==> inputs of build 37 <==
==> flow/design.v (excerpt) <==
module Top_1553B_APB
(
  APB_CLK,
  APB_RESETn,
  APB_RDATA,
  APB_READY,
  APB_SLVERR,
  APB_STRB,
  APB_PROT, 
  APB_ADDR,
  APB_ENABLE,
  APB_WRITE,
  APB_WDATA,
  APB_SEL,
  rx0_1553,
  tx0_1553,
  tx0_en,
  rx1_1553,
  tx1_1553,
  tx1_en
);
Settings: LEC_CHECK=0, CAP_MARGIN=40, CORE_MARGIN=2, CORE_UTILIZATION=72, CTS_CLUSTER_SIZE=17, HOLD_SLACK_MARGIN=0.29, SLEW_MARGIN=20; clock period 2.34 ns.
run.sh (not shown) runs the stock make flow with config.mk's settings and CLKGATE_MAP_FILE=.
==> build 65: changes against build 37 <==
Settings changed: CAP_MARGIN 40 to 20, CORE_UTILIZATION 72 to 40, CTS_CLUSTER_SIZE 17 to default, HOLD_SLACK_MARGIN 0.29 to default.
==> flow/constraint.sdc (replaced) <==
create_clock -name core_clock -period 4.19 [get_ports {APB_CLK}]
set_input_delay 0.8380 -clock core_clock [delete_from_list [all_inputs] [get_ports {APB_CLK}]]
set_output_delay 0.8380 -clock core_clock [all_outputs]
set_load 0.01 [all_outputs]
==> build 64: changes against build 37 <==
Settings changed: CAP_MARGIN 40 to 20, CORE_ASPECT_RATIO from default to 1.74, CORE_MARGIN 2 to 5, CORE_UTILIZATION 72 to 40, CTS_CLUSTER_SIZE 17 to default, HOLD_SLACK_MARGIN 0.29 to 0.28, PLACE_DENSITY_LB_ADDON from default to 0.19, TNS_END_PERCENT from default to 65.
==> flow/constraint.sdc (replaced) <==
create_clock -name core_clock -period 10.0 [get_ports {APB_CLK}]
set_input_delay 2.0000 -clock core_clock [delete_from_list [all_inputs] [get_ports {APB_CLK}]]
set_output_delay 2.0000 -clock core_clock [all_outputs]
set_load 0.01 [all_outputs]
==> trial 50: changes against build 37 <==
Settings changed: ABC_AREA from default to 0, CAP_MARGIN 40 to 20, CELL_PAD_IN_SITES_DETAIL_PLACEMENT from default to 0, CTS_CLUSTER_SIZE 17 to 37, GPL_ROUTABILITY_DRIVEN from default to 0, GPL_TIMING_DRIVEN from default to 1, HOLD_SLACK_MARGIN 0.29 to default, MAX_ROUTING_LAYER from default to met5, MIN_ROUTING_LAYER from default to met1, PLACE_DENSITY from default to 0.65, SETUP_SLACK_MARGIN from default to -0.02.
==> flow/constraint.sdc (replaced) <==
create_clock -name core_clock -period 1.72 [get_ports {APB_CLK}]
set_input_delay 0.3440 -clock core_clock [delete_from_list [all_inputs] [get_ports {APB_CLK}]]
set_output_delay 0.3440 -clock core_clock [all_outputs]
set_load 0.01 [all_outputs]
==> results.toml <==
# implementation run metrics
[run_status]
outcome = "finished clean"

[finish]
dominant-cell-class = "flip-flops and latches"
area_share_nonclk_buffers = 0.0180
layout.area.comb_um2 = 17300

[power_and_ir_drop]
p_seq_frac = 0.555
power.largest_group = "registers"

[route]
detail_route.wirelength.met1_mm = 54.4
met2_wirelength_mm = 89.3

[setup_path]
worst-setup-path-type = "flop to flop"
(the above is from build 64)
==> results.toml <==
# implementation run metrics
[run_status]
outcome = "finished clean"

[synth]
yosysChipArea_um2 = 65900

[finish]
dominant-cell-class = "flip-flops and latches"
layout.area.comb_um2 = 17300

[setup_path]
worst-setup-path-type = "flop to flop"

[route]
met2_wirelength_mm = 71.9

[power_and_ir_drop]
p_seq_frac = 0.537
power.largest_group = "registers"

[global_route]
grt_max_degree = 103
(the above is from build 65)
==> results.toml <==
# implementation run metrics
[finish]
layout.area.comb_um2 = 18100
area_share_nonclk_buffers = 0.0841

[route]
detail_route.wirelength.met1_mm = 64.0
met2_wirelength_mm = 107

[timing]
setup_viol_count_final = 86
setup_slack_ps = -471

[setup_path]
worst-setup-path-type = "flop to flop"

[run_status]
so.violations = "negative setup slack"
outcome = "finished with violations"

[power_and_ir_drop]
p_seq_frac = 0.512

[floorplan]
design.core.area_um2 = 90300
(the above is from build 37)
==> results.toml <==
# generated from flow reports
[synth]
flop_cell = "edfxtp_1"
yosys.cell_count.top_type = "edfxtp_1"
sequential_to_total_area_share_from_yosys_stat = 0.727
ys_cells = 3522

[floorplan]
count_of_standard_cell_rows = 110
starting_density = 0.729

[run_status]
failing_step = "5_1_grt"
outcome = "aborted with a tool error"
run.stop_error = "[ERROR DPL-0033] detailed placement checks failed during check placement."
(the above is from trial 50)

==> sierra: inputs <==
Top_1553B_APB again, from the RTL that the note above started with.
clock: 2.86 ns
lec_check: 0
abc_area: 0
cap_margin: 20
cell_pad_in_sites_detail_placement: 1
cell_pad_in_sites_global_placement: 1
core_aspect_ratio: 1.47
core_margin: 5
core_utilization: 48
cts_cluster_diameter: 270
gpl_routability_driven: 0
gpl_timing_driven: 1
max_routing_layer: met5
min_routing_layer: met1
place_density_lb_addon: 0.03
setup_slack_margin: -0.0
slew_margin: 20
tns_end_percent: 75
==> delta: changes against sierra <==
==> flow/config.mk (replaced) <==
export PLATFORM = sky130hd
export DESIGN_NAME = Top_1553B_APB
export DESIGN_NICKNAME = Top_1553B_APB
export VERILOG_FILES = /design/flow/design.v
export SDC_FILE = /design/flow/constraint.sdc
export NUM_CORES = 4
export LEC_CHECK = 0
export CAP_MARGIN = 20
export CORE_ASPECT_RATIO = 1.74
export CORE_MARGIN = 2
export CORE_UTILIZATION = 40
export PLACE_DENSITY_LB_ADDON = 0.19
export SLEW_MARGIN = 20
==> flow/constraint.sdc (replaced) <==
create_clock -name core_clock -period 10.0 [get_ports {APB_CLK}]
set_input_delay 2.0000 -clock core_clock [delete_from_list [all_inputs] [get_ports {APB_CLK}]]
set_output_delay 2.0000 -clock core_clock [all_outputs]
set_load 0.01 [all_outputs]
==> cedar: changes against sierra <==
==> flow/config.mk (replaced) <==
export PLATFORM = sky130hd
export DESIGN_NAME = Top_1553B_APB
export DESIGN_NICKNAME = Top_1553B_APB
export VERILOG_FILES = /design/flow/design.v
export SDC_FILE = /design/flow/constraint.sdc
export NUM_CORES = 4
export LEC_CHECK = 0
export CAP_MARGIN = 20
export CORE_MARGIN = 2
export CORE_UTILIZATION = 72
export CTS_CLUSTER_SIZE = 17
export SETUP_SLACK_MARGIN = -0.23
export SLEW_MARGIN = 20
==> flow/constraint.sdc (replaced) <==
create_clock -name core_clock -period 2.33 [get_ports {APB_CLK}]
set_input_delay 0.4660 -clock core_clock [delete_from_list [all_inputs] [get_ports {APB_CLK}]]
set_output_delay 0.4660 -clock core_clock [all_outputs]
set_load 0.01 [all_outputs]
==> notes <==
- cedar finished with setup timing left. sierra passed the timing, DRC and antenna checks. delta passed the timing, DRC and antenna checks.
- Sequential share of layout area: cedar is lower than delta (1.6 points).
- The lowest maximum frequency belongs to delta, the highest to cedar.
- Flip-flop count is the same in delta and cedar.
- Between cedar and delta, the lower cell count is in cedar (gap about 13%, measured against delta).
- Routed wire length: cedar is higher than sierra (about 8%).
- Non-clock buffer count, lowest first: delta, sierra, cedar.

==> job 9286 <==
Top_1553B_APB again, from the RTL that the note above started with.
==> flow/design.v (excerpt) <==
module Top_1553B_APB
(
  APB_CLK,
  APB_RESETn,
  APB_RDATA,
  APB_READY,
  APB_SLVERR,
  APB_STRB,
  APB_PROT, 
  APB_ADDR,
  APB_ENABLE,
  APB_WRITE,
  APB_WDATA,
  APB_SEL,
  rx0_1553,
  tx0_1553,
  tx0_en,
  rx1_1553,
  tx1_1553,
  tx1_en
);
export LEC_CHECK = 0
export ABC_AREA = 1
export CAP_MARGIN = 20
export CORE_MARGIN = 2
export CORE_UTILIZATION = 20
export CTS_CLUSTER_DIAMETER = 71
export CTS_CLUSTER_SIZE = 12
export GPL_ROUTABILITY_DRIVEN = 0
export PLACE_DENSITY = 0.48
export SLEW_MARGIN = 20
create_clock -name core_clock -period 3.74 [get_ports {APB_CLK}]
==> job 5150: changes against job 9286 <==
Settings changed: CORE_UTILIZATION 20 to 72, CTS_CLUSTER_DIAMETER 71 to default, CTS_CLUSTER_SIZE 12 to default, GPL_ROUTABILITY_DRIVEN 0 to default, PLACE_DENSITY 0.48 to default, SETUP_SLACK_MARGIN from default to 0.29.
==> flow/constraint.sdc (replaced) <==
create_clock -name core_clock -period 2.33 [get_ports {APB_CLK}]
set_input_delay 0.4660 -clock core_clock [delete_from_list [all_inputs] [get_ports {APB_CLK}]]
set_output_delay 0.4660 -clock core_clock [all_outputs]
set_load 0.01 [all_outputs]
==> comparison table <==
item                                                                                           job 9286                                       job 5150
Status                                                                 no timing/DRC/antenna violations                                failed layout checks
Layout check failures                                                                                 -                                   setup timing
Launch point of the worst path                            CoreOne_inst.encoder_fifo.cnt[1]$_SDFFE_PN0P_  CoreOne_inst.decoder_fifo.cnt[0]$_SDFFE_PN0P_
Num CTS Buffers                                                                                     170                                            159
Reported sequential group power                                                                 21.5 mW                                        34.3 mW
DP Cell Count                                                                                     10100                                           7007
Power after layout                                                                              42.3 mW                                        70.3 mW
Number of global-route vias before repair                                                         43200                                          47900
Fraction of the core area occupied by cells at floorplan                                          20.1%                                          72.5%
Final tally of setup violations                                                                       0                                            808
Final non-filler cell area                                                                   0.0802 mm2                                     0.0818 mm2
Overall via count from detail_route                                                               43900                                          49500
# clk buffers                                                                                       275                                            221
Fraction of area in registers                                                                     59.7%                                          58.6%
Worst-path cell with the longest stage delay                                                     nor4_1                                        dfxtp_2
Placement Cell Area                                                                          0.0754 mm2                                     0.0739 mm2

==> job 809: inputs <==
Starting RTL as in the previous note.
// Top_1553B_APB
module Top_1553B_APB
(
  APB_CLK,
  APB_RESETn,
  APB_RDATA,
  APB_READY,
  APB_SLVERR,
  APB_STRB,
  APB_PROT, 
  APB_ADDR,
  APB_ENABLE,
  APB_WRITE,
  APB_WDATA,
  APB_SEL,
  rx0_1553,
  tx0_1553,
  tx0_en,
  rx1_1553,
  tx1_1553,
  tx1_en
);
localparam DATAWIDTH = 32;
localparam APB_STRB_WIDTH = 8;
localparam REGSNUM = 8;
localparam REGS_ADDRWIDTH = 3;
input                               APB_CLK;
input                               APB_RESETn;
output [DATAWIDTH-1 : 0]            APB_RDATA;
output                              APB_READY;
output                              APB_SLVERR;
input  [APB_STRB_WIDTH-1 : 0]       APB_STRB;
input  [2 : 0]                      APB_PROT;
input  [DATAWIDTH-1 : 0]            APB_ADDR;
input                               APB_ENABLE;
input                               APB_WRITE;
input  [DATAWIDTH-1 : 0]            APB_WDATA;
input                               APB_SEL;
input     [1:0] rx0_1553;
output    [1:0] tx0_1553;
output    tx0_en;
input     [1:0] rx1_1553;
output    [1:0] tx1_1553;
output    tx1_en;
  ...
clock: 2.33 ns
lec_check: 0
abc_area: 0
cap_margin: 20
cell_pad_in_sites_detail_placement: 0
core_margin: 2
core_utilization: 72
cts_cluster_diameter: 380
cts_cluster_size: 20
gpl_routability_driven: 0
gpl_timing_driven: 1
max_routing_layer: met5
min_routing_layer: met1
place_density_lb_addon: 0.03
setup_slack_margin: 0.68
slew_margin: 20
==> job 4245 (differences from job 809) <==
CTS_CLUSTER_DIAMETER = default   (was 380)
HOLD_SLACK_MARGIN = 0.29   (was default)
SETUP_SLACK_MARGIN = 0.66   (was 0.68)
==> job 6767 (differences from job 809) <==
ABC_AREA = 1   (was 0)
CELL_PAD_IN_SITES_DETAIL_PLACEMENT = default   (was 0)
CTS_CLUSTER_DIAMETER = 203   (was 380)
CTS_CLUSTER_SIZE = default   (was 20)
GPL_ROUTABILITY_DRIVEN = default   (was 0)
GPL_TIMING_DRIVEN = default   (was 1)
MAX_ROUTING_LAYER = met4   (was met5)
MIN_ROUTING_LAYER = default   (was met1)
SETUP_SLACK_MARGIN = default   (was 0.68)
==> flow/constraint.sdc (replaced) <==
create_clock -name core_clock -period 7.19 [get_ports {APB_CLK}]
set_input_delay 1.4380 -clock core_clock [delete_from_list [all_inputs] [get_ports {APB_CLK}]]
set_output_delay 1.4380 -clock core_clock [all_outputs]
set_load 0.01 [all_outputs]
==> comparison table <==
metric	job 6767	job 4245	job 809
Status	no timing/DRC/antenna violations	stopped before the end	finished with violations
Stage where the flow stopped	-	clock tree synthesis	-
Layout check failures	-	-	negative setup slack
Antenna violations before repair	0	-	1
Number of cells after detailed placement	6740	4849	4861
Via count	44960	-	38190
Post-placement worst setup slack	2.489 ns	-0.3219 ns	-0.4416 ns
Sequential area share after synthesis	69.53%	72.67%	72.67%
Leakage power	25.27 nW	-	25.37 nW
Hold Path Sink	CoreOne_inst.mil1553_encoder.state[1]	-	CoreOne_inst.mil1553_encoder.state[0]
Synthesized area per cell	12.17 um^2	18.70 um^2	18.70 um^2
Number of setup violations in the final report	0	-	1079
Mapped Area	68830 um^2	65850 um^2	65850 um^2
Die Height	313.2 um	306.4 um	306.4 um
Die X	313.2 um	306.4 um	306.4 um
Metal-1 WL	60750 um	-	59220 um
Non-CTS inverters	391	-	46
Multi-input logic cell count	3242	-	1614
Number of inserted filler cells in the final layout	5473	-	3452
Reg-to-reg startpoint	CoreOne_inst.decoder_fifo.cnt[1]	-	CoreOne_inst.decoder_fifo.cnt[4]
Worst min-delay path startpoint	CoreOne_inst.mil1553_encoder.state[6]	-	APB_RESETn
Number of distinct library cells after synthesis	72	76	76
Clock group total power	0.00831 W	-	0.0182 W
Instance tally after logic synthesis	5656	3522	3522
Worst slew margin	25.64%	-	27.70%
Skew final	0.02235 ns	-	0.03845 ns
Adder-cell area share of the yosys netlist	0.7671%	0.8018%	0.8018%
Power and IR drop assume default switching activity.
